Setup of red:
Design clk_ctrl, start of the top module:
module clk_ctrl
(
	input				wire				clk_i					,
	input				wire				rstn_i				,	
	input				wire	[15:0]	freq						,
	output			reg				dds1_o					,
	output			reg				dds_o						
);
Settings: LEC_CHECK=0, CAP_MARGIN=20, CORE_MARGIN=2, CORE_UTILIZATION=40, HOLD_SLACK_MARGIN=-0.05, MAX_ROUTING_LAYER=met4, SETUP_SLACK_MARGIN=5.0, SLEW_MARGIN=20; clock period 90.8 ns.
run.sh (not shown) runs the stock make flow with config.mk's settings and CLKGATE_MAP_FILE=.
The following lists how blue was set up differently from red:
Settings: MAX_ROUTING_LAYER: met4 -> unset; SETUP_SLACK_MARGIN: 5.0 -> unset; CORE_UTILIZATION: 40 -> 46; HOLD_SLACK_MARGIN: -0.05 -> unset; the clock period (ns, I/O delays scaled along): 90.8 -> 68.6.
Notes after the runs:
Changes observed in blue relative to red: last weighted congestion value of the routability-driven placer went down about 3.8%, total placed instance area went up 0.0016 mm2. Diode insertion count for antenna repair delta for blue relative to red: 1 lower. Taking red as the reference, in blue post-CTS setup buffer count now larger, cell area went up 8.0%, final cell count has increased. Compared with red, via count in blue increased by a few percent. Data arrival time at the worst-slack endpoint in blue is 14.00 ns below red. Looking at highest fanout seen on the critical path across blue and red, the one that comes out higher is red.
diff inputs: blue => green
Settings: GPL_TIMING_DRIVEN: unset -> 0; CORE_UTILIZATION: 46 -> 40; CTS_CLUSTER_DIAMETER: unset -> 393; CTS_CLUSTER_SIZE: unset -> 98; the clock period (ns, I/O delays scaled along): 68.6 -> 70.0.
### Flow results
Re routed wire length: blue and green aren't equal, and the lower value belongs to blue. Of the two candidates, blue has the better slack of the critical path and green the worse one. As far as proportion of cell area occupied by registers is concerned, blue and green perform about the same. In green, count of standard-cell rows is higher than in blue. Lower number of instances resized during post-cts repair among blue and green: blue.
## Diff of input files: orange against green
Settings: CORE_UTILIZATION: 40 -> 63; CTS_CLUSTER_DIAMETER: 393 -> unset; TNS_END_PERCENT: unset -> 15; GPL_TIMING_DRIVEN: 0 -> unset.
## What came out
In the flow results for green and orange, the period utilization is larger on green. Of orange and green, it is orange that has the higher multi-input logic portion of the cell area. orange against green: placed wire-length estimate down 2.5%; wire length of the first global-routing pass -about 4%; starting density of the core climbed 23 points. orange vs green: number of iterations in the first detailed-routing pass up in orange. Note that the number of non-clock buffers in the layout recorded for green amounts to 1.5 times the value seen in orange. Worst-case hold slack (higher): green.

---

The RTL this note starts from:
==> flow/design.v <==
module clk_ctrl
(
	input				wire				clk_i					,
	input				wire				rstn_i				,	
	input				wire	[15:0]	freq						,
	output			reg				dds1_o					,
	output			reg				dds_o						
);
reg	[31:0]	cnt;
wire	[63:0]	add;
assign add =freq*32'd4294967295/16'd30000;
always@(posedge clk_i or negedge rstn_i)
	if(rstn_i ==1'b0)
		cnt <=32'd0;
	else
		cnt <=cnt +add; 
always@(posedge clk_i or negedge rstn_i)
	if(rstn_i ==1'b0)
		dds_o <=1'b0;
	else if(cnt >=32'd2147483648)
		dds_o <=1'b1;
	else
		dds_o <=1'b0;		
reg	[31:0]	cnt1;
wire	[63:0]	add1;
assign add1 =(freq/8'd36)*32'd4294967295/16'd3000;
always@(posedge clk_i or negedge rstn_i)
	if(rstn_i ==1'b0)
		cnt1 <=32'd0;
	else
		cnt1 <=cnt1 +add1; 
always@(posedge clk_i or negedge rstn_i)
	if(rstn_i ==1'b0)
		dds1_o <=1'b0;
	else if(cnt1 >=32'd2147483648)
		dds1_o <=1'b1;
	else
		dds1_o <=1'b0;		
endmodule
Settings: LEC_CHECK=0, CAP_MARGIN=20, CELL_PAD_IN_SITES_DETAIL_PLACEMENT=0, CORE_ASPECT_RATIO=0.93, CORE_MARGIN=2, CORE_UTILIZATION=59, CTS_CLUSTER_DIAMETER=341, GPL_ROUTABILITY_DRIVEN=0, HOLD_SLACK_MARGIN=0.12, MAX_ROUTING_LAYER=met4, SETUP_SLACK_MARGIN=5.0, SLEW_MARGIN=20, TNS_END_PERCENT=55; clock period 115.0 ns.
Edit:
- ABC_AREA: default -> 1
- CORE_UTILIZATION: 59 -> 72
- CTS_CLUSTER_SIZE: default -> 94
- GPL_ROUTABILITY_DRIVEN: 0 -> 1
- HOLD_SLACK_MARGIN: 0.12 -> 0.28
- PLACE_DENSITY_LB_ADDON: default -> 0.2
- clock period: 115.0 -> 67.6 ns (I/O delays scaled with it)
Worst setup slack loses 19 ns.
Sequential share of layout area barely changes.
Worst hold slack degrades by 0.011 ns.
Edit:
- CAP_MARGIN: 20 -> 10
- CORE_UTILIZATION: 72 -> 58
- CTS_CLUSTER_SIZE: 94 -> default
- GPL_ROUTABILITY_DRIVEN: 1 -> 0
- HOLD_SLACK_MARGIN: 0.28 -> 0.12
- PLACE_DENSITY_LB_ADDON: 0.2 -> default
- clock period: 67.6 -> 115.0 ns (I/O delays scaled with it)
Result: The new run finished clean; die area rose by a quarter to a third; clock-buffer cell count fell by 2; setup slack is better by 29 ns; via count fell by a few percent.
Edit:
- ABC_AREA: 1 -> default
- CAP_MARGIN: 10 -> 20
- CELL_PAD_IN_SITES_GLOBAL_PLACEMENT: default -> 1
- CTS_CLUSTER_DIAMETER: 341 -> 399
- CTS_CLUSTER_SIZE: default -> 98
- GPL_ROUTABILITY_DRIVEN: 0 -> 1
- HOLD_SLACK_MARGIN: 0.12 -> default
- SETUP_SLACK_MARGIN: 5.0 -> 1.27
- SLEW_MARGIN: 20 -> 10
- TNS_END_PERCENT: 55 -> 25
After rerunning: Hold slack degrades by 0.0050 ns. Clock-buffer cell count stays the same. Final area increases by 5.4%. Worst setup slack degrades by 11 ns. Die size increases by 8.4%.
